==> flow/design.v <==
`timescale 1ns / 1ps
module adder_1bit(a, b, ci, s, co);
	input wire a,b,ci;
	output wire s,co;
	and (c1,a,b), (c2,b,ci), (c3,a,ci);
	xor (s1,a,b), (s,s1,ci);
	or (co,c1,c2,c3);
endmodule
`timescale 1ns / 1ps
module adder_32bits(A, B, Ctr, S, Co,Cy);
	parameter size=32;
   input [size:1] A;
   input [size:1] B;
   input Ctr;
   output [size:1] S;
   output Co;
	output Cy;
	wire[size-1:1]  Ctemp;
	wire[size:1]    Bo;
	assign Bo={32{Ctr}}^B;
adder_1bit 	A1(.a(A[1]),.b(Bo[1]),.ci(Ctr),.s(S[1]),.co(Ctemp[1])),
		A2(A[2],Bo[2],Ctemp[1],S[2],Ctemp[2]),
		A3(A[3],Bo[3],Ctemp[2],S[3],Ctemp[3]),
		A4(A[4],Bo[4],Ctemp[3],S[4],Ctemp[4]),
		A5(A[5],Bo[5],Ctemp[4],S[5],Ctemp[5]),
		A6(A[6],Bo[6],Ctemp[5],S[6],Ctemp[6]),
		A7(A[7],Bo[7],Ctemp[6],S[7],Ctemp[7]),
		A8(A[8],Bo[8],Ctemp[7],S[8],Ctemp[8]),
		A9(A[9],Bo[9],Ctemp[8],S[9],Ctemp[9]),
		A10(A[10],Bo[10],Ctemp[9],S[10],Ctemp[10]),
		A11(A[11],Bo[11],Ctemp[10],S[11],Ctemp[11]),
		A12(A[12],Bo[12],Ctemp[11],S[12],Ctemp[12]),
		A13(A[13],Bo[13],Ctemp[12],S[13],Ctemp[13]),
		A14(A[14],Bo[14],Ctemp[13],S[14],Ctemp[14]),
		A15(A[15],Bo[15],Ctemp[14],S[15],Ctemp[15]),
		A16(A[16],Bo[16],Ctemp[15],S[16],Ctemp[16]),
		A17(A[17],Bo[17],Ctemp[16],S[17],Ctemp[17]),
		A18(A[18],Bo[18],Ctemp[17],S[18],Ctemp[18]),
		A19(A[19],Bo[19],Ctemp[18],S[19],Ctemp[19]),
		A20(A[20],Bo[20],Ctemp[19],S[20],Ctemp[20]),
		A21(A[21],Bo[21],Ctemp[20],S[21],Ctemp[21]),
		A22(A[22],Bo[22],Ctemp[21],S[22],Ctemp[22]),
		A23(A[23],Bo[23],Ctemp[22],S[23],Ctemp[23]),
		A24(A[24],Bo[24],Ctemp[23],S[24],Ctemp[24]),
		A25(A[25],Bo[25],Ctemp[24],S[25],Ctemp[25]),
		A26(A[26],Bo[26],Ctemp[25],S[26],Ctemp[26]),
		A27(A[27],Bo[27],Ctemp[26],S[27],Ctemp[27]),
		A28(A[28],Bo[28],Ctemp[27],S[28],Ctemp[28]),
		A29(A[29],Bo[29],Ctemp[28],S[29],Ctemp[29]),
		A30(A[30],Bo[30],Ctemp[29],S[30],Ctemp[30]),
		A31(A[31],Bo[31],Ctemp[30],S[31],Ctemp[31]),
		A32(A[32],Bo[32],Ctemp[31],S[32],Co);
		assign Cy=(!(A[32]^Bo[32]))*(A[32]^S[32]);
endmodule
module mul_32_32_64(clk, rst, start, a, b, out, idle);
   input clk;
   input rst;
   input start;
   input [31:0] a, b;
   output reg [63:0] out;
   output idle;
   reg [63:0]        out_r;
   parameter START = 1'b0, CALC = 1'b1;
   reg [4:0]         count;
   reg               state;
   reg               last;
   wire [33:0]       tmp_sum;
   wire [33:0]       a_ext;
   wire [33:0]       addend;
   wire [2:0]        booth;
   assign idle = (state == START);
   assign a_ext = {{2{a[31]}}, a};
   assign booth = {out_r[1:0], last};
   assign addend = (booth[1] ^ booth[0]) ? a_ext : {a_ext[32:0], 1'b0} & {34{booth[2] ^ booth[0]}};
   assign tmp_sum = {{2{out_r[63]}}, out_r[63:32]} + (addend ^ {34{booth[2]}}) + {33'b0, booth[2]};
   always @(posedge clk) begin
      if (rst) begin
         state <= START;
         count <= 5'b00000;
      end else begin
      case (state)
        START: begin
           if (start) begin
              out_r <= {32'b0, b};
              last <= 1'b0;
              count <= 5'b00000;
              state <= CALC;
           end
        end
        CALC: begin
           if (~count[4]) begin
              count <= count + 1;
              out_r[63:30] <= tmp_sum[33:0];
              out_r[29:0] <= out_r[31:2];
              last <= out_r[1];
           end  
           else begin
              out <= out_r;
              state <= START;
              count <= 5'b00000;
           end
        end  
        default:;
      endcase  
      end
   end  
endmodule  
module div_64_32_32(clk, rst, start, a, b, quo, mod, idle);
   input clk;
   input rst;
   input start;
   input [63:0] a;
   input [31:0] b;
   output reg [31:0] quo, mod;
   output idle;
   reg [31:0]        quo_r;
   reg [33:0]        mod_r;
   parameter START = 2'b00, CALC = 2'b01, FIN = 2'b11;
   reg [1:0]         state;
   reg [4:0]         count;
   wire [33:0]       b_ext;
   wire [33:0]       tmp_sum;
   reg               op;
   assign idle = (state == START);
   assign b_ext = {2'b00, b};
   assign tmp_sum = mod_r + (b_ext ^ {34{op}}) + {33'b0, op};
   always @(posedge clk) begin
      if (rst) begin
         state <= START;
         count <= 5'b00000;
      end else begin
      case (state)
        START: begin
           if (start) begin
              mod_r <= {1'b0, a[63:31]};
              quo_r <= {a[30:0], 1'b0};
              op <= 1;     
              count <= 5'b00000;
              state <= CALC;
           end
        end
        CALC: begin
           if (count != 5'b11111) begin
              mod_r <= {tmp_sum[32:0], quo_r[31]};
              quo_r <= {quo_r[30:0], ~tmp_sum[33]};
              op <= ~tmp_sum[33];
              count <= count + 1;
           end
           else begin
              quo_r <= {quo_r[30:0], ~tmp_sum[33]};
              mod_r <= tmp_sum[33] ? tmp_sum + b_ext : tmp_sum;
              state <= FIN;
              count <= 5'b00000;
           end
        end
        FIN: begin
           quo <= quo_r;
           mod <= mod_r[31:0];
           state <= START;
           count <= 5'b00000;
        end
        default: state <= START;
      endcase  
      end
   end  
endmodule  
module int_calc(clk, rst, start, A, B, done, int_add, int_sub, int_mul, int_div, int_mod, addCo, addCy, subCo, subCy);
   input clk;
   input rst;
   input start;
   input [63:0] A;
   input [31:0] B;
   output done;
   output [31:0] int_add;
   output [31:0] int_sub;
   output [63:0] int_mul;
   output [31:0] int_div;
   output [31:0] int_mod;
	output addCo;
	output addCy;
	output subCo;
	output subCy;
   reg [31:0] a_r;
   reg [31:0] b_r;
   reg        busy;
   wire       mul_idle;
   wire       div_idle;
   assign done = busy & mul_idle & div_idle;
   always @(posedge clk) begin
      if (start) begin
         a_r <= A[31:0];
         b_r <= B;
      end
      if (rst) busy <= 1'b0;
      else if (start) busy <= 1'b1;
      else if (done) busy <= 1'b0;
   end
   adder_32bits adder(.A(a_r),
                      .B(b_r),
                      .Ctr(1'b0),
                      .S(int_add),
                      .Co(addCo),
                      .Cy(addCy));
   adder_32bits suber(.A(a_r),
                      .B(b_r),
                      .Ctr(1'b1),
                      .S(int_sub),
                      .Co(subCo),
                      .Cy(subCy));
   mul_32_32_64 muler(.clk(clk),
                      .rst(rst),
                      .start(start),
                      .a(a_r),
                      .b(B),
                      .out(int_mul),
                      .idle(mul_idle));
   div_64_32_32 diver(.clk(clk),
                      .rst(rst),
                      .start(start),
                      .a(A),
                      .b(b_r),
                      .quo(int_div),
                      .mod(int_mod),
                      .idle(div_idle));
endmodule  
==> flow/run.sh <==
#!/bin/bash
# the make line also repeats each setting of config.mk as NAME=value (left out here)
make -C /OpenROAD-flow-scripts/flow DESIGN_CONFIG=/design/flow/config.mk WORK_HOME=/design/flow/orfs CLKGATE_MAP_FILE= finish
==> flow/config.mk <==
export PLATFORM = sky130hd
export DESIGN_NAME = int_calc
export DESIGN_NICKNAME = int_calc
export VERILOG_FILES = /design/flow/design.v
export SDC_FILE = /design/flow/constraint.sdc
export NUM_CORES = 4
export LEC_CHECK = 0
export CAP_MARGIN = 20
export CORE_MARGIN = 2
export CORE_UTILIZATION = 40
export SETUP_SLACK_MARGIN = 0.43
export SLEW_MARGIN = 20
==> flow/constraint.sdc <==
create_clock -name core_clock -period 19.2 [get_ports {clk}]
set_input_delay 3.8400 -clock core_clock [delete_from_list [all_inputs] [get_ports {clk}]]
set_output_delay 3.8400 -clock core_clock [all_outputs]
set_load 0.01 [all_outputs]
==> results of run 1 <==
routing by layer:
metal	share of wire	vias up	wire length, um
met5	0	-	0
met4	0.028	0	1650
met3	0.060	77	3560
met2	0.45	453	26900
met1	0.46	7344	27400
li1	-	7167	-
stage by stage:
stage | TNS [ps] | std cells | instance area, um2 | total power, W
2_1_floorplan | 0 | 1827 | 20700 | 0.00156
3_3_place_gp | -1050 | 2694 | 24000 | 0.00179
3_5_place_dp | -2020 | 2694 | 24000 | 0.00180
4_1_cts | 0 | 2767 | 25400 | 0.00255
5_1_grt | 0 | 2770 | 25400 | 0.00268
6_report | 0 | 2770 | 25400 | 0.00254
final cells by class:
type	count	area (um2)
clock buffer	47	1050
clock inverter	24	203
sequential	339	10000
antenna	3	7.51
timing repair buffer	320	3130
tap	680	851
inverter	117	439
multi-input combinational	1240	9660
fill	4618	25900
repair_timing:
action	4_1_cts	5_1_grt
pin swaps	2	2
endpoints found under the setup margin	12	5
gates cloned	0	0
resized	47	9
hold buffers	0	0
setup buffers	2	0
==> notes.md, run 1 <==
The flow run is done. The flow ran to the end and the layout has no timing, DRC or antenna violations. The endpoint of the worst hold path is reported as muler.out[3]$_DFFE_PP_. Power attributed to combinational cells landed at ~0.00090 W. Sequential group share of total power landed at 0.355. STA classifies the critical path startpoint as a register. In this run the clock root is driven by a clkbuf_16. Final critical-path setup slack landed at roughly 670 ps. Post-synth the commonest register cell is edfxtp_1.

The global routing report lists met1 layer usage as 0.305. Initial standard-cell utilization of the core landed at 0.404. For this run, the detailed router's first-pass iteration total came to 7.

The flow reported a cell area power density of between 100 and 150 mW/mm2. For reference, the top logic cell family by area is AND-OR/OR-AND gates. Simple-gate share of the synthesized area landed at 0.0928.

Switching part of the total landed at 0.336. The clock reaches the later pin of the worst-skew pair after about 570 ps. Once iteration 0 of detailed routing completed, the report listed roughly 1000 DRC markers. The dominant power group in this design is sequential cells. Total cell area reported by yosys after synthesis landed at around 0.021 mm2.

The cell-mix breakdown from Yosys lists the compound-gate area share as 0.152. For this run, design rule violations remaining after detail routing come to 0. The report shows a maximum critical-path fanout of 2. Timing analysis after detailed placement gives a worst setup slack of -682 ps. Met2 layer usage reported by global route landed at 0.342. met2 is the most crowded layer. Of the synthesized area, sequential elements account for 0.484.

Clock edge transition at the registers on the reported setup and hold paths landed at roughly 60 ps. The number of clock buffers added by TritonCTS is 39. Power consumed by sequential cells landed at about 0.00090 W. After its last routability iteration, the placer logged a weighted congestion of approximately 0.9. From bottom edge to top edge, the die measures around 230 um. The flow reports power dissipated in the clock network as about 0.00074 W. In this run the critical register-to-register path is launched from diver.op$_SDFFCE_PN1P_. The synthesis run shows the most used standard cells to be edfxtp_1 (324), nor2_1 (168), a21oi_1 (135), inv_1 (115), ha_1 (102).

Endpoints with negative setup slack in the final report add up to 0. Final design utilization landed at 0.495. Largest clock skew in the final design landed at 21.6 ps. Per STA, the worst path accumulates the most delay in the family adder cells.

Number of warnings reported in the yosys synthesis log landed at 7. For this block, the via count after detailed routing is approximately 15000. Shortest clock period the worst path allows after layout landed at between 15000 and 20000 ps.

Together, buffers and inverters on the worst path number 2. Synthesized flop and latch total landed at 339. Mux contribution to synthesized area landed at 0.0435. Number of buffers between clock root and the deepest sink landed at 3. In this design, the critical path's most frequently occurring cell is fa_2. Summed over all nets, the half-perimeter wirelength after detailed placement is between 40000 and 50000 um. Fraction of registers with async set/reset landed at 0.

STA shows the worst reg2reg path with a cell count of 19. Top-area cell type share of the netlist area landed at 0.470. Area of the die landed at about 0.054 mm2. Tally of buffers added on design ports landed at 295. Setup repair after global routing could not meet its margin everywhere.

The first global-routing pass estimated a little under 90000 um of wire. Entering global routing, the biggest net connects just over 70 pins. The power report attributes to the combinational group a share of 0.355.

The region available for standard cell placement spans approximately 0.051 mm2. Of the total synthesized cell area, the portion taken by full adders, half adders and majority gates is 0.124. The final layout contains routed wiring with a total length of 59500 um.

The net switching power in the latest report is between 0.0008 and 0.0009 W. Counting endpoints that fail hold in the final report gives 0. In the power breakdown, the internal column shows 0.00168 W. In the Yosys stats the netlist draws on 88 distinct library cells. Post-layout net count landed at approximately 2300. Per the CTS log, the maximum H-tree level is 2. The setup path with the least slack is of type register to output port. Largest incremental delay on the critical path landed at around 460 ps.

The initial antenna violation count is 4. Part of the power in the clock network landed at 0.291. STA classifies the critical path endpoint as an output port.

The die is about 230 um wide. Tally of max-capacitance violations landed at 0. Per the slew report, the remaining headroom to the max-slew limit stands at 0.328. For reference, the critical path is launched at a_r[0]$_DFFE_PP_.

Mean area per synthesized cell landed at roughly 11 um2. The critical path ends at addCy. Layout overhead on the synthesized area landed at 22.5%. TritonCTS built the clock tree. After detailed routing, the average wire length per cell comes to 21.5 um.

The tightest hold path in the finished design has a slack of 430 ps. Per the power-grid run, VDD falls by no more than 0.0641 mV. During I/O placement, the number of pins put on the boundary was between 200 and 300. Per the STA report, the cell with the highest stage delay on the worst path is fa_1. Worst-margin pin slew landed at between 1000 and 1500 ps. Number of synthesized flops with an enable pin landed at approximately 320. Count of standard-cell rows landed at just over 80. After technology mapping, the gate count stands at roughly 1800. Logic depth of the worst setup path including buffers landed at 36. The type recorded for the worst min-delay path is register to register.

Derived from the worst setup path, the maximum achievable clock frequency is between 0.05 and 0.06 GHz. Net count after synthesis landed at approximately 2100. Average vias per placed instance landed at roughly 5.4. In the finished design, the share of the clock period the worst path needs comes to 0.965. Required time of the worst setup path landed at 15360 ps.

Number of cell instances after yosys synthesis landed at between 1500 and 2000. On met3, the global router reports a usage of 0.0431. The startpoint identified for the worst hold timing path is muler.out_r[3]$_DFFE_PP_. In this run the register-to-register setup slack is between 10000 and 15000 ps. Combined global-route utilization of all metal layers landed at 0.219. For the worst reg-to-reg path, the endpoint reported by OpenROAD is diver.mod_r[32]$_DFFE_PP_.

Total grt overflow landed at 0. Signal arrival time at the worst endpoint landed at ~15000 ps. The number of global-route vias before repair is 14589. Cell depth of the worst min-delay path landed at 0.

The detail route stage leaves a number of antenna-violating nets equal to 0. By area the synthesized netlist is led by edfxtp_1 (47%), fa_1 (6.3%), ha_1 (6.2%). By instance count, the leading cell after synthesis is edfxtp_1. Count of warning messages emitted by the tools landed at 30. Of all cell types, the one taking the most synthesized area is edfxtp_1. Counting pins that exceed their max-slew limit in the final report gives 0.

After synthesis the cells add up to between 0.02 and 0.025 mm2. Fraction of synthesized cell area in xor and xnor cells landed at 0.0452. Clock sink count landed at 339.

The script extracted a total leakage power of roughly 9.4 nW.
==> run 2, diff against run 1 <==
CAP_MARGIN = 10   (was 20)
CORE_ASPECT_RATIO = 0.9   (was default)
CORE_UTILIZATION = 19   (was 40)
PLACE_DENSITY_LB_ADDON = 0.08   (was default)
SETUP_SLACK_MARGIN = default   (was 0.43)
clock period = 15.8 ns   (was 19.2 ns; I/O delays follow)
==> run 2 against run 1 <==
Net effect: total power up 36%; synthesized cell count unchanged; via count about the same; routed wire length up 29%; critical path depth up 1; critical endpoint is now subCy; sequential cell count unchanged; global-route usage down 8.4 points; worst setup slack worse by 1600 ps; the layout now fails its checks (negative setup slack); final cell count up 28%.
==> notes.md, run 2 <==
The flow run is done. Final design utilization landed at 0.250. Power in the clock group landed at about 0.0012 W. Before antenna repair, the detailed router went through 5 iterations. The worst-case max-slew headroom was logged as 0.287. STA puts the critical path data required time at 12640 ps. The synthesized netlist contains 88 unique library cells. For this block, the via count after detailed routing is 15039. In the final run the clock tree shows a worst skew of around 24 ps. Per the hold report, the tightest min-delay path originates at muler.out_r[30]$_DFFE_PP_.

Fraction of synthesized cell area in xor and xnor cells landed at 0.0452. Top-area cell type share of the netlist area landed at 0.470. Global placement routability congestion landed at approximately 0.82. Sequential group share of total power landed at 0.319. The horizontal die dimension reported for this design is 352 um.

Number of synthesized flops with an enable pin landed at 324. Number of hold buffers added after CTS landed at 0. Switching power summed over all nets landed at 0.00115 W.

After detailed routing, the average wire length per cell comes to 21.7 um. The worst setup path is captured at an output port. In this run, power in combinational logic comes to approximately 0.0011 W. Max-cap violations in this run came to 0.

edfxtp_1 is the most common cell in the netlist. Total power normalized to cell area comes to around 130 mW/mm2. STA classifies the critical path startpoint as a register. The main area contributors are edfxtp_1 (47%), fa_1 (6.3%), ha_1 (6.2%). Starting DRC count in detailed routing landed at about 870.

Setup TNS landed at -4340 ps. Worst-margin pin slew landed at between 1000 and 1500 ps. The internal portion of the total power is between 0.002 and 0.0025 W. Average vias per placed instance landed at about 4.2. The power report attributes to the combinational group a share of 0.331. Synthesis produced a netlist whose cell count is 1827.

Total CTS buffers landed at 46. The initial antenna violation count came to 7. Per report_power, the top consumer among the power groups is clock. Tally of buffers added on design ports landed at around 300.

Wires add up to between 70000 and 80000 um. The run did not pass the layout checks because of negative setup slack. Maximum fanout count along the critical path landed at 2. Setup slack on the worst reg-to-reg path comes out at ~9400 ps. By instance count, the cell type seen most on the critical path is fa_2. Entering global routing, the biggest net connects around 65 pins. Hold analysis shows the worst path with a depth of 0. The synth_stat.txt file lists the number of cells as ~1800.

Count of buffer and inverter cells on the critical path landed at 3. The tree is rooted in a clkbuf_16. The worst hold path terminates at muler.out[30]$_DFFE_PP_. Per the post-synthesis stats, the area per cell is 11.3 um2. Static leakage power landed at 9.67 nW. Total half-perimeter wirelength after legalization and detailed placement landed at a little under 60000 um. Combined global-route utilization of all metal layers landed at 0.135. Layout overhead on the synthesized area landed at 29.9%. The synthesis run shows the most used standard cells to be edfxtp_1 (324), nor2_1 (168), a21oi_1 (135), inv_1 (115), ha_1 (102). The chip area line in the Yosys stat output reads ~0.021 mm2.

Switching part of the total landed at 0.335. Post-synth the commonest register cell is edfxtp_1. Among all stages on the critical path, the largest delay is contributed by fa_2. Power consumed by sequential cells landed at 0.00110 W.

Part of the Yosys area used for sequential elements landed at 0.484. Clock sink count landed at around 340. The run finished, with violations left. Overall die height landed at between 300 and 400 um. The longest incremental delay of any stage on the critical path is reported as approximately 450 ps. In the synthesized netlist the async set-or-reset flop fraction comes to 0. Global routing finished with a remaining overflow of 0. Count of filler cells inserted in the layout landed at roughly 11000.

The final timing report gives a worst setup slack of -977 ps. The cell-mix breakdown from Yosys lists the simple-gate area share as 0.0928. Per the timing report, the most critical flop-to-flop path finishes at diver.mod_r[31]$_DFFE_PP_. In this run the number of H-tree levels came out at 2.

Per the synthesis report, the AND-OR/OR-AND share of the synthesized area is 0.152. Clock edge transition at the registers on the reported setup and hold paths landed at ~60 ps. The floorplan has approximately 110 rows.

The min-delay analysis places its worst path in the category register to register. Net count after synthesis landed at around 2100. Count of warning messages emitted by the tools landed at 31. Initial standard-cell utilization of the core landed at 0.192.

Number of primary I/O pins landed at 296. From the final report, the count of setup violators was given as 8. On the critical path the largest part of the delay comes from adder cells. The detail route stage leaves a number of antenna-violating nets equal to 0.

The chip occupies around 0.11 mm2. Mux contribution to synthesized area landed at 0.0435. Share of the clock period used by the worst path after layout landed at 1.06.

Highest achievable clock rate landed at just under 0.06 GHz. The STA report counts the stages on the worst setup path as 37. STA puts the critical path data arrival time at between 10000 and 15000 ps. The synthesis stat section lists a flop and latch total of about 340. Combined area of all synthesized cells landed at just over 0.02 mm2. Clock insertion delay at the later pin of the skew report landed at approximately 600 ps.

The first global-routing pass estimated between 100000 and 150000 um of wire. In the final report, the number of hold violations comes to 0. The post-placement cell area is roughly 0.025 mm2. Design area landed at about 0.027 mm2.

Counting pins that exceed their max-slew limit in the final report gives 0. Number of remaining DRC errors landed at 0. Shortest clock period the worst path allows after layout landed at ~17000 ps.

For reference, the most critical setup path is categorized as register to output port. The analysis reports a worst IR drop on VDD of approximately 0.065 mV. Number of global-route vias before repair landed at roughly 16000. The cell-mix breakdown from Yosys lists the adder-cell area share as 0.124. Core footprint landed at about 0.11 mm2. Setup repair after global routing could not meet its margin everywhere. Number of buffers between clock root and the deepest sink landed at 3. In this run the critical register-to-register path is launched from diver.op$_SDFFCE_PN1P_. The report puts the cell count of the worst reg-to-reg path at 21. Per the synthesis report, the dominant area consumer among library cells is edfxtp_1. Part of the power in the clock network landed at 0.350. During synthesis, Yosys emitted a total of 7 warnings. Post-layout net count landed at about 2300. TritonCTS built the clock tree.

Per STA, the endpoint of the critical path is subCy. Of the combinational cells, the family taking the most area is AND-OR/OR-AND gates. According to the timing report, the critical path is launched from b_r[0]$_DFFE_PP_.
## run 2: area by class of cell
cell class	instances	area [um2]	share of cell area
Inverter	117	439	0.0163
Clock inverter	31	483	0.0180
Clock buffer	53	1240	0.0461
Timing Repair Buffer	326	3190	0.119
Antenna cell	2	5.00	0.000186
Tap cell	1450	1810	0.0674
Multi-Input combinational cell	1240	9700	0.361
Sequential cell	339	10000	0.373
## run 2: per-layer routing
layer,share of wire,GRT usage
met1,0.50,0.192
met2,0.43,0.207
met3,0.045,0.0273
met4,0.025,0.0374
met5,0.00026,0
## run 2: what timing repair did
action                     CTS  global route
pin swaps                   34            26
setup endpoints to repair   12            14
setup buffers                2             1
resized                     48            11
## run 2: metrics by stage
step / hold WS [ps] / cells / setup WS, ps / power (W)
2_1_floorplan: 420 / 1827 / -0.522 / 0.00190
3_3_place_gp: 431 / 3468 / -913 / 0.00227
3_5_place_dp: 432 / 3468 / -984 / 0.00226
4_1_cts: 423 / 3554 / -1230 / 0.00350
5_1_grt: 444 / 3557 / -1430 / 0.00365
6_report: 434 / 3558 / -977 / 0.00344
==> run 3, diff against run 2 <==
CAP_MARGIN = 30   (was 10)
CORE_ASPECT_RATIO = default   (was 0.9)
CORE_MARGIN = 6   (was 2)
CORE_UTILIZATION = 66   (was 19)
CTS_CLUSTER_DIAMETER = 68   (was default)
GPL_TIMING_DRIVEN = 0   (was default)
HOLD_SLACK_MARGIN = -0.05   (was default)
PLACE_DENSITY = 0.9   (was default)
PLACE_DENSITY_LB_ADDON = default   (was 0.08)
clock period = 21.9 ns   (was 15.8 ns; I/O delays follow)
==> run 3 against run 2 <==
Net effect: now clean on timing, DRC and antenna; first-iteration DRC count is 130% higher; total power is 32% lower; sequential share of layout area is 1.6 points higher; final cell count is 27% lower; clock power is 45% lower; synthesized area stayed put; sequential cell count stayed put; combinational power is 22% lower; synthesized cell count stayed put; critical path type unchanged; largest cell class unchanged.
==> notes.md, run 3 <==
The flow run is done. Largest clock skew in the final design landed at about 21 ps. The slowest stage of the critical path is the clkdlybuf4s50_1 cell. The worst setup path is captured at an output port. Entering global routing, the biggest net connects 50 pins.

Tally of buffers added on design ports landed at around 300. Global-route wire length before repair landed at around 100000 um. Count of filler cells inserted in the layout landed at 1619. Using the TritonRoute via totals, the vias-per-cell ratio works out to around 6.6. Number of primary I/O pins landed at ~300. Switching part of the total landed at 0.343.

Internal power landed at ~0.0015 W. The run finished with no timing, DRC or antenna violations. Layout overhead on the synthesized area landed at 24.6%.

In the synthesized netlist, the cells that appear most often are edfxtp_1 (324), nor2_1 (168), a21oi_1 (135), inv_1 (115), ha_1 (102). Starting DRC count in detailed routing landed at roughly 2000. Number of cell instances after yosys synthesis landed at 1827. The number of global-route vias before repair came to between 15000 and 20000.

For this sky-water flow run, the detailed-routed wirelength per cell is reported as between 20 and 30 um. Combinational fraction of design power landed at 0.380. In the post-synthesis netlist, the cell with the most instances is edfxtp_1. The finished design was reported to have a net count of between 2000 and 2500.

The number of buffers and inverters on the critical path is 2. According to the floorplan report, the die height is between 150 and 200 um. Static leakage power landed at ~9.9 nW. Summed over the clock group, the power is 0.000654 W.

The worst setup path is launched from a register. The cell-mix breakdown from Yosys lists the adder-cell area share as 0.124. Fraction of registers with async set/reset landed at 0. Routed wire length landed at between 60000 and 70000 um. Clock edge transition at the registers on the reported setup and hold paths landed at 70 ps. Cell resize tally after clock tree synthesis landed at 0.

Global routing finished with a remaining overflow of 0. According to the dpl log, the detail-placed design has an HPWL of about 50000 um. Clock sink count landed at ~340. Of the synthesized area, sequential elements account for 0.484.

Across all checked pins, the minimum headroom to the slew limit is 0.395. Number of vias in the routed layout landed at between 15000 and 20000. Per the synthesis report, the XOR/XNOR share of the synthesized area is 0.0452.

Final-layout worst hold slack landed at between 400 and 500 ps. The worst setup path is of the register to output port kind. Simple-gate share of the synthesized area landed at 0.0928. VDD sags by at most between 0.07 and 0.08 mV. Number of max-slew violations in the final report landed at 0.

Synthesized flop and latch total landed at around 340. The group that draws the most power in this run is combinational logic. Post-synthesis cell count landed at between 1500 and 2000. The tree is rooted in a clkbuf_16. STA lists the startpoint of the worst hold path as muler.out_r[2]$_DFFE_PP_. Power attributed to combinational cells landed at 0.000886 W.

For reference, the post-synthesis area per instance comes to roughly 11 um2. The H-tree generated during clock tree synthesis spans 2 levels. Clock insertion delay at the later pin of the skew report landed at 540 ps.

The number of cells on the worst hold path is listed as 0. Sequential group share of total power landed at 0.339. Worst-margin pin slew landed at 908 ps.

For the worst reg-to-reg path, the startpoint reported by OpenROAD is diver.op$_SDFFCE_PN1P_. Number of buffers between clock root and the deepest sink landed at 3. The timing report gives the biggest stage delay along the critical path as around 580 ps.

Per the OpenROAD floorplan log, the area of the die is approximately 0.036 mm2. In the log, the iteration count for the first detailed-route pass is 9. The final timing report counts setup violations totalling 0. Of the total synthesized cell area, the portion taken by AND-OR and OR-AND cells is 0.152. Power consumed by sequential cells landed at 0.000790 W.

The run reported a max-capacitance violation count of 0. Initial standard-cell utilization of the core landed at 0.674. In the post-synthesis netlist, the biggest area contributors are edfxtp_1 (47%), fa_1 (6.3%), ha_1 (6.2%). Part of the power in the clock network landed at 0.281. Per the gpl log, the routability congestion estimate is between 0.9 and 1. For flop-to-flop paths, the worst setup slack is around 15000 ps. Logic depth of the worst setup path including buffers landed at 36. Number of synthesized flops with an enable pin landed at between 300 and 400.

Maximum fanout count along the critical path landed at 7. In the routed design, unresolved DRC markers number 0. In this run the worst setup path terminates at addCy. Core footprint landed at 0.0307 mm2. In this run the critical register-to-register path is captured at diver.mod_r[31]$_DFFE_PP_.

Final design utilization landed at 0.839. Per the post-synthesis report, the nets total 2093. In this run the worst setup path begins at a_r[0]$_DFFE_PP_. The initial antenna violation count was 4. Per the final timing report, the hold violations number 0. Power density over the cells landed at 90.3 mW/mm2. Summing all multiplexer cells gives an area fraction of 0.0435. The number of hold buffers added after CTS was 0.

Hold analysis lists the worst path endpoint as muler.out[2]$_DFFE_PP_. Combined area of all synthesized cells landed at ~0.021 mm2. Count of warning messages emitted by the tools landed at 28.

Shortest clock period the worst path allows after layout landed at between 20000 and 25000 ps. Per the TritonCTS log, the buffer count is 36. The synthesized design spends more area on one cell type than any other, namely edfxtp_1. The synthesis report lists the Yosys warning total as 7. Dividing the final minimum period by the clock period gives 0.978. Setup repair after global routing left no endpoint under its margin. The timing report shows the most common cell along the critical path to be fa_1. Top-area cell type share of the netlist area landed at 0.470. On the critical path the largest part of the delay comes from adder cells. Combined global-route utilization of all metal layers landed at 0.365. The switching component of the power was reported as 0.000798 W. Setup total negative slack on the finished layout was measured at 0 ps.

Per the synth stats, the flop cell with the highest instance count is edfxtp_1. Count of standard-cell rows landed at between 60 and 70. At the worst endpoint, the arrival time is 17040 ps.

Die outline width landed at 189 um. Required time of the worst setup path landed at approximately 18000 ps. Synthesis instantiated between 80 and 90 different standard cells from the library. TritonCTS built the clock tree. Among the non-sequential cells, AND-OR/OR-AND gates take the most area. In this run the worst hold path is classified as register to register. Total cell area reported by yosys after synthesis landed at roughly 0.021 mm2.

In this run the post-CTS setup repair buffer count came out at 0. The flow reports an fmax of 0.0467 GHz. Count of cells along the worst register-to-register path landed at 22. Once detail routing completed, the nets flagged for antenna violations numbered 0.
[run 3: metal layers]
metal / part of all wire / vias up / global-route usage
met5: 0 / - / 0
met4: 0.057 / 0 / 0.180
met3: 0.11 / 277 / 0.0716
met2: 0.48 / 1222 / 0.612
met1: 0.35 / 8306 / 0.454
li1: - / 7398 / -
[run 3: stage by stage]
stage | setup slack (ps) | power, W | cell area (um2) | instances
finish | 483 | 0.00233 | 25800 | 2603
global route | 51.0 | 0.00242 | 25800 | 2602
CTS | 479 | 0.00231 | 25800 | 2597
detailed placement | 1190 | 0.00164 | 24500 | 2531
global placement | 1440 | 0.00161 | 24100 | 2517
floorplan | 2480 | 0.00136 | 20700 | 1827
[run 3: final cells by class]
type | count | area [um2] | area share
Tap cell | 396 | 495 | 0.0192
Sequential cell | 339 | 10000 | 0.389
Multi-Input combinational cell | 1240 | 9520 | 0.369
Clock inverter | 20 | 249 | 0.00965
Clock buffer | 46 | 1000 | 0.0388
Antenna cell | 5 | 12.5 | 0.000485
Buffer | 131 | 762 | 0.0295
Timing Repair Buffer | 309 | 3300 | 0.128
Inverter | 117 | 439 | 0.0170
==> run 4, diff against run 3 <==
ABC_AREA = 1   (was default)
CAP_MARGIN = 20   (was 30)
CORE_MARGIN = 2   (was 6)
CORE_UTILIZATION = 72   (was 66)
CTS_CLUSTER_DIAMETER = default   (was 68)
CTS_CLUSTER_SIZE = 39   (was default)
GPL_TIMING_DRIVEN = default   (was 0)
HOLD_SLACK_MARGIN = default   (was -0.05)
PLACE_DENSITY = default   (was 0.9)
PLACE_DENSITY_LB_ADDON = 0.11   (was default)
SETUP_SLACK_MARGIN = 3.98   (was default)
TNS_END_PERCENT = 65   (was default)
clock period = 13.7 ns   (was 21.9 ns; I/O delays follow)
==> run 4 against run 3 <==
Net effect: now fails the layout checks on negative setup slack; final area up 1.6%; synthesized area up 6.1%; clock power up 46%; synthesized cell count up 38%; utilization up 3.9 points.
==> notes.md, run 4 <==
The flow run is done. The min-delay analysis places its worst path in the category register to register. Once synthesis finished, the tally of register bits stood at 339. The worst setup path is launched from a register.

After layout, the setup clock skew is reported as between 20 and 30 ps. Power attributed to combinational cells landed at approximately 0.0017 W. A clean result was blocked by negative setup slack. Count of H-tree levels built during CTS landed at 2. Number of primary I/O pins landed at between 200 and 300.

Total CTS buffers landed at 35. Once detail routing completed, the nets flagged for antenna violations numbered 0. Measured against the total synthesized area, the mux share comes to 0. Cell depth of the worst min-delay path landed at 0. Worst slew slack as a fraction of its limit landed at 0.258.

Of the total power, combinational logic draws 0.433. Number of different library cells in the post-synthesis netlist landed at 50. Largest incremental delay on the critical path landed at between 500 and 600 ps. According to the timing report, the critical path is launched from b_r[0]$_DFFE_PP_. Per STA, the worst path accumulates the most delay in the family adder cells. Ranked by power, first place goes to combinational logic.

Top-area cell type share of the netlist area landed at 0.443. In this run the full chip footprint comes out at around 0.032 mm2. Core footprint landed at 0.0299 mm2. VDD sags by at most 0.150 mV.

Of the total synthesized cell area, the portion taken by AND, OR, NAND and NOR gates is 0.214. The startpoint identified for the worst register-to-register timing path is diver.op$_SDFFCE_PN1P_. The main area contributors are edfxtp_1 (44%), nand2_1 (13%), fa_1 (5.9%).

Clock insertion delay at the later pin of the skew report landed at approximately 550 ps. Final critical-path setup slack landed at -3140 ps. Internal power landed at ~0.0023 W. The last timing report of the flow puts the setup violation total at 20.

Net count after synthesis landed at between 2000 and 3000. Post-synthesis cell count landed at approximately 2500. Sorting the Yosys area breakdown by cell type puts at the top edfxtp_1. The worst setup path is captured at an output port.

Post-layout net count landed at 3045. At the worst endpoint, the required time is around 11000 ps. Switching power summed over all nets landed at around 0.0016 W. Complex-gate fraction of the synthesized area landed at 0.0801. Per the detail_route report, DRC violations left total 0. Counting I/O delays and the setup requirement, the final critical path takes between 15000 and 20000 ps. Number of warnings reported in the yosys synthesis log landed at 7.

Number of buffers between clock root and the deepest sink landed at 3. Per the final timing report, the hold violations number 0. OpenSTA, run right after detailed placement, puts the worst setup slack at -2700 ps. Counting flops with an async set or reset pin after synthesis yields a share of 0. Power in the clock group landed at roughly 0.00095 W. Number of synthesized flops with an enable pin landed at about 320. Share of the clock period used by the worst path after layout landed at 1.23. In this run, power in flip-flops and latches comes to around 0.0013 W. The routed layout has 20767 vias. In this run the most critical hold path is launched from diver.quo_r[28]$_DFFE_PP_.

Relative to the synthesized area, the layout overhead comes to 19.4%. Count of cells along the worst register-to-register path landed at 23. Per STA, the library cell used most along the worst path is fa_2.

The tree is rooted in a clkbuf_16. Per the gpl log, the routability congestion estimate is 1.13. The initial utilization of the core area, before any placement, comes to 0.736. The timing report notes that buffer and inverter cells on the critical path total 4. Hold analysis lists the worst path endpoint as diver.quo[28]$_DFFE_PP_. Among the non-sequential cells, simple AND/OR/NAND/NOR gates take the most area. STA reports a reg2reg setup slack of 7840 ps. TritonCTS built the clock tree. For this run, the total global-route usage over all layers was measured as 0.471. Per the OpenROAD power report, leakage power amounts to ~12 nW. The routed design shows a via density per instance of between 6 and 7. Power density over the cells landed at ~150 mW/mm2. For reference, the post-synthesis area per instance comes to ~8.7 um2. Setup TNS landed at -36030 ps. The cell-mix breakdown from Yosys lists the XOR/XNOR area share as 0.0411. The worst register-to-register path ends at diver.mod_r[21]$_DFFE_PP_. Of the total power, the clock network draws 0.243. The worst setup path is of the register to output port kind. The run finished, with violations left. For this block, the routed nets add up to 75400 um of wire. The synthesis run shows the most used standard cells to be nand2_1 (777), inv_1 (343), edfxtp_1 (324), nor2_1 (173), a21oi_1 (136). Tally of buffers added on design ports landed at roughly 300. Logic depth of the worst setup path including buffers landed at 37. Clock sink count landed at 339. Number of cell instances after yosys synthesis landed at approximately 2500. Overall die height landed at ~180 um. Setup repair after global routing could not meet its margin everywhere. Iteration tally of the first detailed-router pass landed at 21. Note, the detailed placer reported a final HPWL of a little over 50000 um.

The first global-routing pass estimated 112000 um of wire. Routed length per instance landed at roughly 24 um. Part of the Yosys area used for sequential elements landed at 0.456. According to the Yosys statistics, the synthesized design has a chip area of about 0.022 mm2. Power comes to 0.00391 W. Per the synthesis report, the adder-cell share of the synthesized area is 0.117. The commonest register cell is edfxtp_1. The share of total power dissipated in sequential elements is 0.323. For the pin with the worst max-slew slack, the measured transition is ~1100 ps. Signal arrival time at the worst endpoint landed at 14100 ps. Largest net degree at the start of global routing landed at between 60 and 70.

Count of warning messages emitted by the tools landed at 33. Number of max-slew violations in the final report landed at 0. For this run the top cell type by instance count after synthesis was nand2_1. Per the layout report, the design carries approximately 1400 filler cells. Highest achievable clock rate landed at about 0.059 GHz. The violation tally recorded at the end of detailed-routing iteration 0 is 3870. Count of standard-cell rows landed at between 60 and 70. Per the GRT congestion report, total overflow comes to 0. In this run the maximum-capacitance check reported violations numbering 0. STA lists the maximum fanout along the critical path as 2. On the critical path, the stage with the largest delay is an instance of fa_2. The number of global-route vias before repair was 20124. The die is 179 um wide. In this run the worst setup path terminates at addCy. The initial antenna violation count was 3. Clock edge transition at the registers on the reported setup and hold paths landed at roughly 60 ps. Combined area of all synthesized cells landed at roughly 0.022 mm2. The switching portion of total power comes to 0.408.
## run 4: timing repair
item                       in CTS  in global routing
hold buffers                    0                  0
gates cloned                    0                  0
buffers inserted                2                  1
setup endpoints to repair      41                 41
gates resized                 185                  6
pin swaps                       6                  6
## run 4: cell type report
type                       instances  area, um2  area share
antenna                            3       7.51    0.000286
timing repair buffer             330       3150       0.120
sequential                       339      10000       0.382
multi-input combinational       1725      10100       0.387
inverter                         348       1310      0.0498
clock inverter                    14        110     0.00420
tap                              390        488      0.0186
clock buffer                      47        983      0.0375
## run 4: per-layer routing
metal,vias to the layer above,track usage,share of wire
li1,8702,-,-
met5,-,0,0
met4,0,0.304,0.084
met3,608,0.151,0.15
met2,2048,0.748,0.45
met1,9409,0.554,0.32
## run 4: metrics by stage
step                      hold WS (ps)   util  std cells  area [um2]
after floorplan                    421      -       2524       22200
after global placement             429  0.842       3129       25200
after detailed placement           435  0.842       3129       25200
after CTS                          449  0.877       3192       26200
after global routing               456  0.878       3195       26200
final                              449  0.878       3196       26200
==> run 5, diff against run 4 <==
CTS_CLUSTER_DIAMETER = 356   (was default)
CTS_CLUSTER_SIZE = 31   (was 39)
PLACE_DENSITY_LB_ADDON = default   (was 0.11)
SETUP_SLACK_MARGIN = 1.5   (was 3.98)
TNS_END_PERCENT = default   (was 65)
clock period = 11.3 ns   (was 13.7 ns; I/O delays follow)
==> run 5 against run 4 <==
Net effect: still fails the layout checks on negative setup slack; critical endpoint unchanged; sequential share of layout area is 0.82 points higher; critical path type unchanged; register-to-register slack worse by 2100 ps; utilization is 1.8 points lower; combinational power is 18% higher; synthesized area is the same; worst setup slack worse by 1500 ps.
==> notes.md, run 5 <==
The flow run is done. The flow ran to the end, but the layout failed its checks. The violated checks flagged are negative setup slack. Of the synthesized area, sequential elements account for 0.456.

Switching power summed over all nets landed at ~0.0017 W. The cell area that synthesis handed to floorplanning was around 0.022 mm2. Fraction of registers with async set/reset landed at 0.

In this run the worst setup path begins at b_r[0]$_DFFE_PP_. After technology mapping, the gate count stands at approximately 2500. The violation tally recorded at the end of detailed-routing iteration 0 is between 3000 and 4000. The most frequently used library cell after synthesis is nand2_1. The total overflow left after global routing is 0. For the worst reg-to-reg path, the startpoint reported by OpenROAD is diver.op$_SDFFCE_PN1P_. Switching part of the total landed at 0.415.

In the post-route report, total wirelength is listed as around 69000 um. Yosys reports that the most numerous cell types are nand2_1 (777), inv_1 (343), edfxtp_1 (324), nor2_1 (173), a21oi_1 (136). Subtracting the final worst setup slack from the clock period gives about 16000 ps. Total half-perimeter wirelength after legalization and detailed placement landed at 52500 um. Maximum fanout count along the critical path landed at 2. Layout overhead on the synthesized area landed at 16.8%. Tally of buffers added on design ports landed at 295. The worst setup path is launched from a register. Number of synthesized flops with an enable pin landed at 324. For this run, the post-layout net count is 3034. STA classifies the critical path endpoint as an output port. Per STA, the endpoint of the critical path is addCy. The cell-mix breakdown from Yosys lists the compound-gate area share as 0.0801. Yosys attributes the largest share of cell area to edfxtp_1 (44%), nand2_1 (13%), fa_1 (5.9%). Combined global-route utilization of all metal layers landed at 0.431. For this run, global-route usage on met1 was measured as 0.530. In this run the deepest clock path goes through 3 buffers. When the netlist entered floorplanning its net count stood at approximately 2800. The final weighted congestion recorded by global placement is about 1.1. Initial antenna violation count landed at 3. Across all hold checks on the routed design, the worst slack comes to 453 ps. Worst slew slack as a fraction of its limit landed at 0.282. The synthesis run identifies the leading combinational cell family as simple AND/OR/NAND/NOR gates. The cell sitting at the root of the clock tree is a clkbuf_16. Setup repair after global routing could not meet its margin everywhere. Top-area cell type share of the netlist area landed at 0.443. Count of warning messages emitted by the tools landed at 33. met3 track demand over resource after global routing is 0.0961.

The slowest stage of the critical path is the edfxtp_1 cell. Number of remaining DRC errors landed at 0. Total cell area reported by yosys after synthesis landed at 0.0220 mm2. Of the total power, combinational logic draws 0.482. The first global-routing pass estimated between 100000 and 150000 um of wire.

Per the synthesis report, the XOR/XNOR share of the synthesized area is 0.0411. Per the detail_route report, vias per standard cell equal roughly 6.2. Clock edge transition at the registers on the reported setup and hold paths landed at between 100 and 150 ps. Signal arrival time at the worst endpoint landed at 13710 ps. Met2 layer usage reported by global route landed at 0.702. Sequential group share of total power landed at 0.368. The synthesis report lists the Yosys warning total as 7.

Overall power consumption after layout is estimated at 0.00415 W. For the clock group, total power comes out at approximately 0.00063 W. Entering global routing, the biggest net connects 68 pins. Overall die height landed at 179 um. Core footprint landed at 0.0299 mm2. Iteration tally of the first detailed-router pass landed at 8. Count of cells along the worst register-to-register path landed at 23. The number of global-route vias before repair came to roughly 19000. STA lists the startpoint of the worst hold path as muler.out_r[22]$_DFFE_PP_. STA reports the tightest min-delay check as being of type register to register.

The CTS log lists the clock sinks for this run as around 340. Total setup violations reported at the end of the flow landed at 28. After synthesis, the design contains 2524 cells according to Yosys. Per the CTS log, the maximum H-tree level is 1. The timing report notes that buffer and inverter cells on the critical path total 3. Counting the fill cells in the layout gives 1657. Number of different library cells in the post-synthesis netlist landed at around 50. Initial standard-cell utilization of the core landed at 0.736. TritonCTS built the clock tree. Per the placement report, the placed cell count is 3139. Power density over the cells landed at 162 mW/mm2.

Count of standard-cell rows landed at ~63. Part of the power in the clock network landed at 0.151. Static leakage power landed at 11.2 nW. Detailed routing inserted a total of ~20000 vias. The routed design shows a wire length per standard cell of approximately 22 um. Mux contribution to synthesized area landed at 0. Looking at the reg2reg group, the worst path ends at diver.mod_r[21]$_DFFE_PP_. The endpoint of the worst hold path is reported as muler.out[22]$_DFFE_PP_. Area of the die landed at ~0.032 mm2. Power consumed by sequential cells landed at around 0.0015 W. The biggest slice of the total power is consumed by combinational logic. Filler-free cell count of the finished design landed at 3164. The critical path endpoint has a required time of 9040 ps. The critical path runs through a total of 37 cells. On the critical path the largest part of the delay comes from adder cells. Post-route period utilization is reported as 1.41. Worst slack at placement landed at -4420 ps.

Per the final report, max-transition violations number 0. Per report_power, the Combinational row totals around 0.002 W. Area share of fa/ha/maj cells after synthesis landed at 0.117. The largest total area in the synthesized netlist belongs to edfxtp_1. Area of placed instances landed at roughly 0.025 mm2. The critical path is of the register to output port type. For this run, the slowest stage of the critical path takes roughly 450 ps. Total CTS buffers landed at 14. Per the synth log, the flip-flop and latch total comes to about 340. The worst-case IR drop observed on VDD is between 0.1 and 0.15 mV. The timing report shows the most common cell along the critical path to be fa_2. The final timing report gives a worst setup slack of -4670 ps.

Per the post-synthesis stats, the area per cell is ~8.7 um2. Worst-margin pin slew landed at about 1100 ps. Looking at the global route congestion table, the highest-usage layer is met2. Design area landed at between 0.02 and 0.03 mm2. Die outline width landed at about 180 um. Per the synthesis report, the simple-gate share of the synthesized area is 0.214.

Flop-to-flop setup slack landed at between 5000 and 6000 ps. Cell depth of the worst min-delay path landed at 0. Per the synth stats, the flop cell with the highest instance count is edfxtp_1.

Per the post-route antenna check, the number of violating nets is 0. Largest clock skew in the final design landed at around 22 ps. Max-cap violations in this run came to 0.

Internal power landed at ~0.0024 W. Highest achievable clock rate landed at about 0.063 GHz. Number of primary I/O pins landed at 296.

For the worst-skew pair, the clock arrives at the later sink with an insertion delay of about 530 ps. Final tally of hold violations landed at 0.
## run 5: layer usage
| metal | wire length, um | share of wire | vias to the layer above |
|---|---|---|---|
| met1 | 22600 | 0.33 | 9123 |
| met5 | 0 | 0 | - |
| met2 | 32600 | 0.47 | 1603 |
| met4 | 4830 | 0.070 | 0 |
| met3 | 9010 | 0.13 | 380 |
| li1 | - | - | 8646 |
## run 5: final cells by class
cell class,count,area (um2),share of cell area
Inverter,348,1310,0.0509
Sequential cell,339,10000,0.391
Timing Repair Buffer,340,3290,0.128
Tap cell,390,488,0.0190
Clock inverter,1,3.75,0.000146
Antenna cell,3,7.51,0.000292
Multi-Input combinational cell,1725,10200,0.396
Clock buffer,18,387,0.0151
## run 5: through the flow
stage,TNS (ps),util
2_1_floorplan,-46860,-
3_3_place_gp,-61040,0.844
3_5_place_dp,-66140,0.844
4_1_cts,-73360,0.859
5_1_grt,-81440,0.859
6_report,-73270,0.859
## run 5: timing repair
| item | 4_1_cts | 5_1_grt |
|---|---|---|
| setup endpoints to repair | 38 | 38 |
| setup buffers | 3 | 0 |
| gates resized | 193 | 10 |
| hold buffers | 0 | 0 |
| pin swaps | 3 | 2 |
==> run 6, diff against run 5 <==
ABC_AREA = default   (was 1)
CAP_MARGIN = 10   (was 20)
CORE_ASPECT_RATIO = 0.9   (was default)
CORE_UTILIZATION = 19   (was 72)
CTS_CLUSTER_DIAMETER = default   (was 356)
CTS_CLUSTER_SIZE = 51   (was 31)
GPL_ROUTABILITY_DRIVEN = 0   (was default)
PLACE_DENSITY_LB_ADDON = 0.08   (was default)
SETUP_SLACK_MARGIN = default   (was 1.5)
clock period = 13.4 ns   (was 11.3 ns; I/O delays follow)
==> run 6 against run 5 <==
Net effect: the layout still fails its checks (negative setup slack); worst setup slack better by 1900 ps; critical path depth is 1 lower; synthesized cell count is 28% lower; combinational power is 32% lower; clock power is 100% higher; synthesized area is 5.7% lower; die size went up to 3.5 times the previous value; sequential share of layout area is 1.5 points lower; critical path type unchanged.
==> notes.md, run 6 <==
The flow run is done. Entering global routing, the biggest net connects 67 pins. Setup repair after global routing could not meet its margin everywhere. The number of cells reported by Yosys stat comes to 1827. Counting cells, the worst reg-to-reg path comes to 21. Counting the buffers created by CTS gives approximately 46. STA classifies the critical path startpoint as a register. Note that the worst hold path type here is register to register. Overall die height landed at between 300 and 400 um. Final tally of hold violations landed at 0. The last timing report of the flow puts the setup violation total at 17. Once detail routing completed, the nets flagged for antenna violations numbered 0. The final route contains 15219 vias. The largest total area in the synthesized netlist belongs to edfxtp_1. After detailed routing, the total wire length is ~80000 um.

Average vias per placed instance landed at about 4.3. Summing all multiplexer cells gives an area fraction of 0.0435. The routed design could run at a clock period as short as around 16000 ps. The share of total power dissipated in the clock network is 0.322. Switching power summed over all nets landed at about 0.0014 W.

The reasons given for failing layout checks are negative setup slack. Initial antenna violation count landed at 6. Iteration tally of the first detailed-router pass landed at 5.

Area of the die landed at 0.112 mm2. STA classifies the critical path endpoint as an output port. Combined global-route utilization of all metal layers landed at 0.139. Grouping stages by cell kind, the critical path spends the most delay in adder cells.

Clock insertion delay at the later pin of the skew report landed at between 600 and 700 ps. Total grt overflow landed at 0. Final design utilization landed at 0.248. The first global-routing pass estimated approximately 110000 um of wire. Die outline width landed at about 350 um. Of the total synthesized cell area, the portion taken by full adders, half adders and majority gates is 0.124. Across all register-to-register paths, the minimum setup slack is 7120 ps.

Power density over the cells landed at about 150 mW/mm2. Worst-margin pin slew landed at between 900 and 1000 ps. The power report attributes to the combinational group a share of 0.348. Per the hold report, the tightest min-delay path originates at muler.out_r[17]$_DFFE_PP_. Sequential group share of total power landed at 0.330. Largest vdd supply drop landed at approximately 0.10 mV. Count of warning messages emitted by the tools landed at 31.

Of the total synthesized cell area, the portion taken by AND-OR and OR-AND cells is 0.152. The max-slew check reports its worst relative slack as 0.336. The analysis attributes to cell leakage a power of ~9.6 nW. Core footprint landed at around 0.11 mm2. Routed length per instance landed at between 20 and 25 um. Mean area per synthesized cell landed at 11.3 um2. When the netlist entered floorplanning its net count stood at roughly 2100. Simple-gate share of the synthesized area landed at 0.0928. The cell count after synthesis came out at 1827. Required time of the worst setup path landed at ~11000 ps.

The power report lists the sequential group at roughly 0.0013 W. Initial standard-cell utilization of the core landed at 0.192. For reference, the top logic cell family by area is AND-OR/OR-AND gates. For reference, the critical path is captured by subCy. The stat command in Yosys gives a chip area of 0.0207 mm2.

At the placement stage, the worst setup path has a slack of -2680 ps. TritonCTS built the clock tree. Looking at the reg2reg group, the worst path starts from diver.op$_SDFFCE_PN1P_. Synthesized flop and latch total landed at about 340. The cell sitting at the root of the clock tree is a clkbuf_16.

Number of synthesized flops with an enable pin landed at between 300 and 400. After filler insertion, the fill cell instance count of the layout stands at approximately 11000. Tally of buffers added on design ports landed at about 300. By count the netlist is led by edfxtp_1 (324), nor2_1 (168), a21oi_1 (135), inv_1 (115), ha_1 (102). The worst hold path terminates at muler.out[17]$_DFFE_PP_. The final max-slew violation count recorded for this run is 0. Per report_power, the top consumer among the power groups is combinational logic. For this run, the post-layout net count is ~2300. Per the post-run analysis, buffers plus inverters along the critical path come to 2. Of the post-synthesis cell area, the dominant cell type holds 0.470. For the final database, setup skew stands at a little under 40 ps. 296 I/O pins were placed. Switching part of the total landed at 0.347. Internal power comes to ~0.0026 W. Looking at the reg2reg group, the worst path ends at diver.mod_r[31]$_DFFE_PP_. Combined area of all synthesized cells landed at 0.0207 mm2. In this run, the synthesized area fraction spent on xor and xnor cells is recorded as 0.0452. The number of global-route vias before repair is 15769. In the setup report, the worst path falls into the class register to output port. In this run the worst setup path begins at b_r[0]$_DFFE_PP_. Warnings reported by Yosys during synthesis add up to 7. The run finished, with violations left. The clock tree has to reach roughly 340 sinks.

Dividing the final minimum period by the clock period gives 1.21. According to the dpl log, the detail-placed design has an HPWL of just under 60000 um. The slowest stage of the critical path is the fa_2 cell.

Post-synth the commonest register cell is edfxtp_1. Of all nets on the critical path, the largest fanout is 2. Summed over the clock group, the power is between 0.001 and 0.0015 W. Filler-free cell count of the finished design landed at 3568. For this run, asynchronously set or reset flops after synthesis account for 0. The script parses the final routing iteration and logs DRC violations as 0. The number of placed instances, taps included, is 3480. Starting DRC count in detailed routing landed at 939. Counting along the longest clock path gives a buffer depth of 3. Per the run summary, max-cap violations total 0. Power attributed to combinational cells landed at roughly 0.0014 W. Part of the Yosys area used for sequential elements landed at 0.484. Row generation in the floorplan step produced ~110 rows. The timing report shows the most common cell along the critical path to be fa_2. Setup slack on the critical path of the routed design comes to -2770 ps. The synthesis stats list as the most numerous cell edfxtp_1. Highest achievable clock rate landed at 0.0618 GHz. On the worst path, the slowest cell contributes a delay of approximately 450 ps. The area growth from synthesis to layout is 29.1%. Cell depth of the worst min-delay path landed at 0.

Count of H-tree levels built during CTS landed at 2. Per the OpenROAD timing report, the critical path contains 36 cells. Clock edge transition at the registers on the reported setup and hold paths landed at 60 ps. In the post-synthesis netlist, the biggest area contributors are edfxtp_1 (47%), fa_1 (6.3%), ha_1 (6.2%).

After synthesis, the netlist uses 88 different library cells. Signal arrival time at the worst endpoint landed at about 13000 ps.
[run 6: repair_timing]
action / 4_1_cts / 5_1_grt
hold buffers: 0 / 0
cloned: 0 / 0
setup endpoints to repair: 21 / 20
gates resized: 91 / 8
setup buffers: 2 / 0
pin swaps: 3 / 2
[run 6: per-layer routing]
metal,track usage,routed length (um)
met5,0,0
met4,0.0368,1600
met3,0.0301,4100
met2,0.210,34000
met1,0.201,39200
[run 6: metrics by stage]
stage	power [W]	hold WS [ps]	area, um2	setup TNS (ps)
floorplan	0.00224	420	20900	-10400
global placement	0.00269	429	25200	-22360
detailed placement	0.00268	430	25200	-22830
CTS	0.00399	436	26700	-29460
global route	0.00416	443	26700	-31790
finish	0.00391	429	26700	-25450
[run 6: cell type report]
type                    count  area, um2  share of cell area
diodes                      3       7.51            0.000281
clock buffers              56       1210              0.0453
clock inverters            27        277              0.0103
inverters                 117        439              0.0164
multi-input cells        1240       9690               0.362
flip-flops and latches    339      10000               0.375
well taps                1450       1810              0.0679
repair buffers            336       3270               0.122
==> run 7, diff against run 6 <==
CAP_MARGIN = 20   (was 10)
CELL_PAD_IN_SITES_DETAIL_PLACEMENT = 1   (was default)
CORE_ASPECT_RATIO = default   (was 0.9)
CORE_MARGIN = 3   (was 2)
CORE_UTILIZATION = 40   (was 19)
CTS_CLUSTER_SIZE = default   (was 51)
GPL_ROUTABILITY_DRIVEN = default   (was 0)
PLACE_DENSITY_LB_ADDON = default   (was 0.08)
SETUP_SLACK_MARGIN = 1.5   (was default)
clock period = 21.0 ns   (was 13.4 ns; I/O delays follow)
==> run 7 against run 6 <==
Net effect: the run now finishes clean; via count is 2.1% higher; sequential share of layout area grew 2.1 points; sequential power shrank 36%; clock skew fell by 19 ps; die size down 51%; first-iteration DRC count increased by 11%; total power is 40% lower; clock power is 46% lower; synthesized cell count unchanged; worst hold slack improved by 14 ps; register-to-register slack better by 7400 ps; critical path type unchanged; largest cell class unchanged.
==> notes.md, run 7 <==
The flow run is done. The flow ran to the end and the layout has no timing, DRC or antenna violations. Largest clock skew in the final design landed at about 20 ps. The total overflow left after global routing is 0. Initial standard-cell utilization of the core landed at 0.409. In this run the number of H-tree levels came out at 2. Number of warnings reported in the yosys synthesis log landed at 7. Logic depth of the worst setup path including buffers landed at 36.

Combinational fraction of design power landed at 0.363. Mux contribution to synthesized area landed at 0.0435. Number of cell instances after yosys synthesis landed at 1827. Pin placement for this block handled approximately 300 I/O pins. After detailed placement, the total cell area comes to ~0.024 mm2. The required time at the worst endpoint is listed as roughly 17000 ps. Post-synthesis cell count landed at 1827. Clock sink count landed at between 300 and 400. In this run the worst setup path begins at b_r[0]$_DFFE_PP_. Average vias per placed instance landed at about 5.6. Summed over all instances, the cell type with the most area after synthesis is edfxtp_1. The tightest min-delay check is of the register to register type. Number of buffers between clock root and the deepest sink landed at 3. Setup TNS landed at 0 ps.

Total setup violations reported at the end of the flow landed at 0. Number of vias in the routed layout landed at around 16000. Post-layout net count landed at around 2300. Part of the Yosys area used for sequential elements landed at 0.484. Broken down by cell family, the worst path's largest delay share belongs to adder cells. STA classifies the critical path startpoint as a register. The run reported a max-capacitance violation count of 0. Count of warning messages emitted by the tools landed at 30. Among the non-sequential cells, AND-OR/OR-AND gates take the most area. Cell depth of the worst min-delay path landed at 0. Count of cells along the worst register-to-register path landed at 18.

The most critical setup path has its endpoint at subCy. Total cell area reported by yosys after synthesis landed at slightly above 0.02 mm2. Flop-to-flop setup slack landed at roughly 15000 ps.

Once iteration 0 of detailed routing completed, the report listed between 1000 and 1500 DRC markers. After routing the design area is roughly 0.025 mm2. Overall die height landed at 234 um. Post-route period utilization is reported as 0.924. Worst-margin pin slew landed at between 1000 and 1500 ps.

Count of standard-cell rows landed at slightly above 80. Top-area cell type share of the netlist area landed at 0.470. Of the total power, the clock network draws 0.287. In this design, the stage delay of the slowest critical-path cell is about 480 ps. The initial antenna violation count is 1.

The largest individual stage delay along the critical path comes from the cell fa_2. Tally of buffers added on design ports landed at between 200 and 300. Per the post-synthesis report, the nets total ~2100. The number of global-route vias before repair is between 15000 and 20000. The analysis attributes to cell leakage a power of approximately 9.4 nW. Number of hold buffers added after CTS landed at 0. Final tally of hold violations landed at 0. Number of max-slew violations in the final report landed at 0.

Setup repair after global routing could not meet its margin everywhere. Shortest clock period the worst path allows after layout landed at 19400 ps. In this run, the synthesized area fraction spent on xor and xnor cells is recorded as 0.0452.

Sum of internal, switching and leakage power landed at between 0.002 and 0.0025 W. Total CTS buffers landed at 39. On the reported timing paths, the clock transition at the registers reads roughly 60 ps. Number of remaining DRC errors landed at 0. The first global-routing pass estimated between 90000 and 100000 um of wire. Of the total power, registers draw 0.349. Mean area per synthesized cell landed at roughly 11 um2. Number of synthesized flops with an enable pin landed at 324. For this design the total switching power over the nets is 0.000816 W. The arrival time of data at the worst endpoint is listed as 15200 ps.

Iteration tally of the first detailed-router pass landed at 5. Once synthesis finished, the tally of register bits stood at ~340. Power consumed by sequential cells landed at slightly above 0.0008 W. Maximum fanout count along the critical path landed at 3. The endpoint of the worst hold path is reported as diver.quo[8]$_DFFE_PP_. By startpoint and endpoint, the worst setup path is classified as register to output port. In this run the power density over the cells is a little over 90 mW/mm2.

Internal power comes to ~0.0015 W. Of the total synthesized cell area, the portion taken by full adders, half adders and majority gates is 0.124. In the routed netlist, the antenna diode instances number 0. Core footprint landed at 0.0507 mm2.

The main area contributors are edfxtp_1 (47%), fa_1 (6.3%), ha_1 (6.2%). Switching part of the total landed at 0.346. Number of different library cells in the post-synthesis netlist landed at a little under 90. The detail route stage leaves a number of antenna-violating nets equal to 0. After detailed routing, the total wire length is between 60000 and 70000 um. Yosys instantiated no cell more often than edfxtp_1. Global placement routability congestion landed at around 0.89. Per the timing report, the achievable frequency comes out to roughly 0.052 GHz. Sorting the synthesized cells by how often they occur yields edfxtp_1 (324), nor2_1 (168), a21oi_1 (135), inv_1 (115), ha_1 (102).

Die outline width landed at 234 um. Entering global routing, the biggest net connects between 70 and 80 pins. In the synthesized netlist the dominant register cell turns out to be edfxtp_1. Area of the die landed at around 0.055 mm2. TritonRoute output was used to compute an average wire per cell of ~24 um. Relative to the synthesized area, the layout overhead comes to 22.4%. The largest share of the power goes to combinational logic. Largest vdd supply drop landed at ~0.063 mV.

Headroom to the max-slew limit came out at 0.304. Per the timing report, the most critical flop-to-flop path originates at diver.op$_SDFFCE_PN1P_. Combined area of all synthesized cells landed at around 0.021 mm2. Of the total synthesized cell area, the portion taken by AND, OR, NAND and NOR gates is 0.0928. TritonCTS built the clock tree. Looking at the reg2reg group, the worst path ends at diver.mod_r[32]$_DFFE_PP_. STA classifies the critical path endpoint as an output port. Clock insertion delay at the later pin of the skew report landed at roughly 560 ps. Looking at hold timing, the worst path starts from diver.quo_r[8]$_DFFE_PP_. Count of buffer and inverter cells on the critical path landed at 2. Power in the clock group landed at ~0.00068 W. Complex-gate fraction of the synthesized area landed at 0.152. Power attributed to combinational cells landed at between 0.0008 and 0.0009 W. Total half-perimeter wirelength after legalization and detailed placement landed at between 40000 and 50000 um. The global routing report lists combined usage of all routing layers as 0.242. CTS placed an instance of clkbuf_16 at the clock tree root. By instance count, the cell type seen most on the critical path is fa_2. Counting flops with an async set or reset pin after synthesis yields a share of 0.
## run 7: layout make-up
type	instances	area [um2]
Sequential cell	339	10000
Inverter	117	439
Multi-Input combinational cell	1240	9640
Clock inverter	27	221
Tap cell	672	841
Timing Repair Buffer	320	3140
Clock buffer	41	1030
Fill cell	5405	25300
## run 7: stage by stage
stage | worst slack [ps] | std cells | hold WS, ps | util
floorplan | 1760 | 1827 | 420 | -
global placement | 770 | 2681 | 425 | 0.472
detailed placement | 436 | 2681 | 431 | 0.472
CTS | 1450 | 2753 | 445 | 0.499
global route | 1210 | 2756 | 460 | 0.500
finish | 1600 | 2756 | 443 | 0.500
## run 7: layer usage
layer | part of all wire | track usage | vias up
met5 | 0 | 0 | -
met2 | 0.47 | 0.396 | 453
met4 | 0.033 | 0.0788 | 0
met1 | 0.44 | 0.327 | 7833
li1 | - | - | 7153
met3 | 0.054 | 0.0415 | 104
## run 7: what timing repair did
action / 4_1_cts / 5_1_grt
buffers inserted: 4 / 3
gates resized: 45 / 10
pin swaps: 3 / 3
setup endpoints to repair: 12 / 6
==> run 8, diff against run 7 <==
ABC_AREA = 1   (was default)
CELL_PAD_IN_SITES_DETAIL_PLACEMENT = default   (was 1)
CORE_MARGIN = 2   (was 3)
CORE_UTILIZATION = 64   (was 40)
CTS_CLUSTER_DIAMETER = 186   (was default)
SETUP_SLACK_MARGIN = -0.77   (was 1.5)
clock period = 10.1 ns   (was 21.0 ns; I/O delays follow)
==> run 8 against run 7 <==
Net effect: the layout now fails its checks (negative setup slack); via count increased by 28%; total power increased by 120%; combinational power increased to 2.6 times the previous value; register-to-register slack got worse by 10000 ps; clock skew increased by 2.8 ps; worst hold slack improved by 11 ps; clock power increased by 96%; sequential cell count unchanged; clock-buffer cell count increased by 11; utilization increased by 29 points; synthesized cell count increased by 38%; synthesized area increased by 6.1%; largest cell class is now multi-input combinational cells.
==> notes.md, run 8 <==
The flow run is done. The run finished, with violations left. CTS built an H-tree with a depth of 2. The skew report gives the latency at the later pin of the worst-skew pair as between 500 and 600 ps. After the last flow step, the layout net total stands at about 3100. The slew check shows that the tightest pin keeps a relative margin of 0.290. Hold analysis lists the worst path endpoint as diver.quo[26]$_DFFE_PP_.

Count of filler cells inserted in the layout landed at 2118. Per the post-run analysis, buffers plus inverters along the critical path come to 3. Number of buffers between clock root and the deepest sink landed at 3.

Area share of fa/ha/maj cells after synthesis landed at 0.117. Walking the critical path from launch to capture passes 37 cell instances. For this configuration, the core starts out at a cell density of 0.652. Clock-pin slew was measured on the worst setup and hold paths at roughly 60 ps. The worst setup path is captured at an output port. Between clock sinks in the finished design, the worst skew comes to about 23 ps. Fraction of synthesized cell area in xor and xnor cells landed at 0.0411.

The first global-routing pass estimated 113000 um of wire. The initial antenna violation count came to 1. The launch point of the critical path was reported as b_r[0]$_DFFE_PP_. Grouping stages by cell kind, the critical path spends the most delay in adder cells. The stat command in Yosys gives a chip area of roughly 0.022 mm2. Starting DRC count in detailed routing landed at roughly 2700. Shortest clock period the worst path allows after layout landed at 15890 ps. In this run the horizontal extent of the chip is between 150 and 200 um. Combined area of all synthesized cells landed at 0.0220 mm2.

The commonest cells after synthesis are nand2_1 (777), inv_1 (343), edfxtp_1 (324), nor2_1 (173), a21oi_1 (136). Required time of the worst setup path landed at between 8000 and 9000 ps. Among the stages of the critical path, the cell type that occurs most often is fa_2. Simple-gate share of the synthesized area landed at 0.214. The share of synthesized area in the top cell type comes to 0.443. The most frequently used library cell after synthesis is nand2_1.

Largest net degree at the start of global routing landed at 69. Setup repair after global routing could not meet its margin everywhere. Overall die height landed at ~190 um.

The clock tree has to reach around 340 sinks. Number of different library cells in the post-synthesis netlist landed at roughly 50. The number of cells on the worst hold path is listed as 0.

STA lists the startpoint of the worst hold path as diver.quo_r[26]$_DFFE_PP_. Sequential cell area in the final layout landed at around 0.01 mm2. For this run the aggregate overflow at the end of global routing stands at 0. Count of warning messages emitted by the tools landed at 33. Power attributed to combinational cells landed at approximately 0.0022 W. Number of warnings reported in the yosys synthesis log landed at 7. The largest individual stage delay along the critical path comes from the cell fa_1. The final timing report gives a worst setup slack of -5790 ps. On the final layout, the worst hold slack is between 400 and 500 ps. The worst register-to-register path has a setup slack of approximately 4400 ps. Mean area per synthesized cell landed at ~8.7 um2. Global placement routability congestion landed at about 1.

TritonCTS built the clock tree. Combinational gate area landed at about 0.01 mm2. Number of primary I/O pins landed at between 200 and 300. In this run the layout check failures are negative setup slack. In this run the worst hold path is classified as register to register.

Per the TritonCTS log, the buffer count is 37. In the power breakdown, the biggest contributor is combinational logic. Worst-margin pin slew landed at roughly 1100 ps.

Routed wire length landed at ~76000 um. Total setup violations reported at the end of the flow landed at 36. The sequential power reported by the tool is between 0.0015 and 0.002 W. Per the run report, area growth between synthesis and finish was 20.5%. Looking at the clock tree report, the root buffer type is clkbuf_16.

The number of global-route vias before repair was between 15000 and 20000. Across the VDD grid, the largest voltage drop is between 0.15 and 0.2 mV. By area the synthesized netlist is led by edfxtp_1 (44%), nand2_1 (13%), fa_1 (5.9%). For this design the ratio of total power to cell area is roughly 200 mW/mm2. Internal power landed at approximately 0.0032 W. Buffers placed on the I/O ports in this run total between 200 and 300.

Per the detail_route report, vias per standard cell equal ~6.1. The region available for standard cell placement spans ~0.034 mm2. For reference, the most critical setup path is categorized as register to output port.
==> run 8: through the flow <==
stage	instances	total power, W	TNS, ps	area, um2	util
2_1_floorplan	2524	0.00322	-71720	22200	-
3_3_place_gp	3201	0.00380	-89100	25300	0.752
3_5_place_dp	3201	0.00388	-98750	25300	0.752
4_1_cts	3272	0.00520	-109320	26500	0.786
5_1_grt	3273	0.00550	-115230	26500	0.786
6_report	3274	0.00528	-107340	26500	0.786
==> run 8: per-layer routing <==
| metal | vias to the layer above | GRT usage | share of wire |
|---|---|---|---|
| met3 | 373 | 0.0817 | 0.11 |
| met2 | 1546 | 0.693 | 0.47 |
| met4 | 0 | 0.232 | 0.067 |
| met5 | - | 0 | 0 |
| li1 | 8723 | - | - |
| met1 | 9249 | 0.528 | 0.36 |
==> run 8: what timing repair did <==
| item | in CTS | in global routing |
|---|---|---|
| pin swaps | 4 | 5 |
| setup endpoints to repair | 32 | 31 |
| hold buffers | 0 | 0 |
| setup buffers | 4 | 0 |
| gates resized | 130 | 1 |
==> run 8: cell type report <==
cell class,instances,share of cell area
Clock buffer,52,0.0382
Timing Repair Buffer,345,0.125
Inverter,348,0.0493
Antenna cell,2,0.000189
Sequential cell,339,0.379
Clock inverter,15,0.00491
Tap cell,448,0.0212
Multi-Input combinational cell,1725,0.383
Power is estimated from default activity; no workload was simulated.
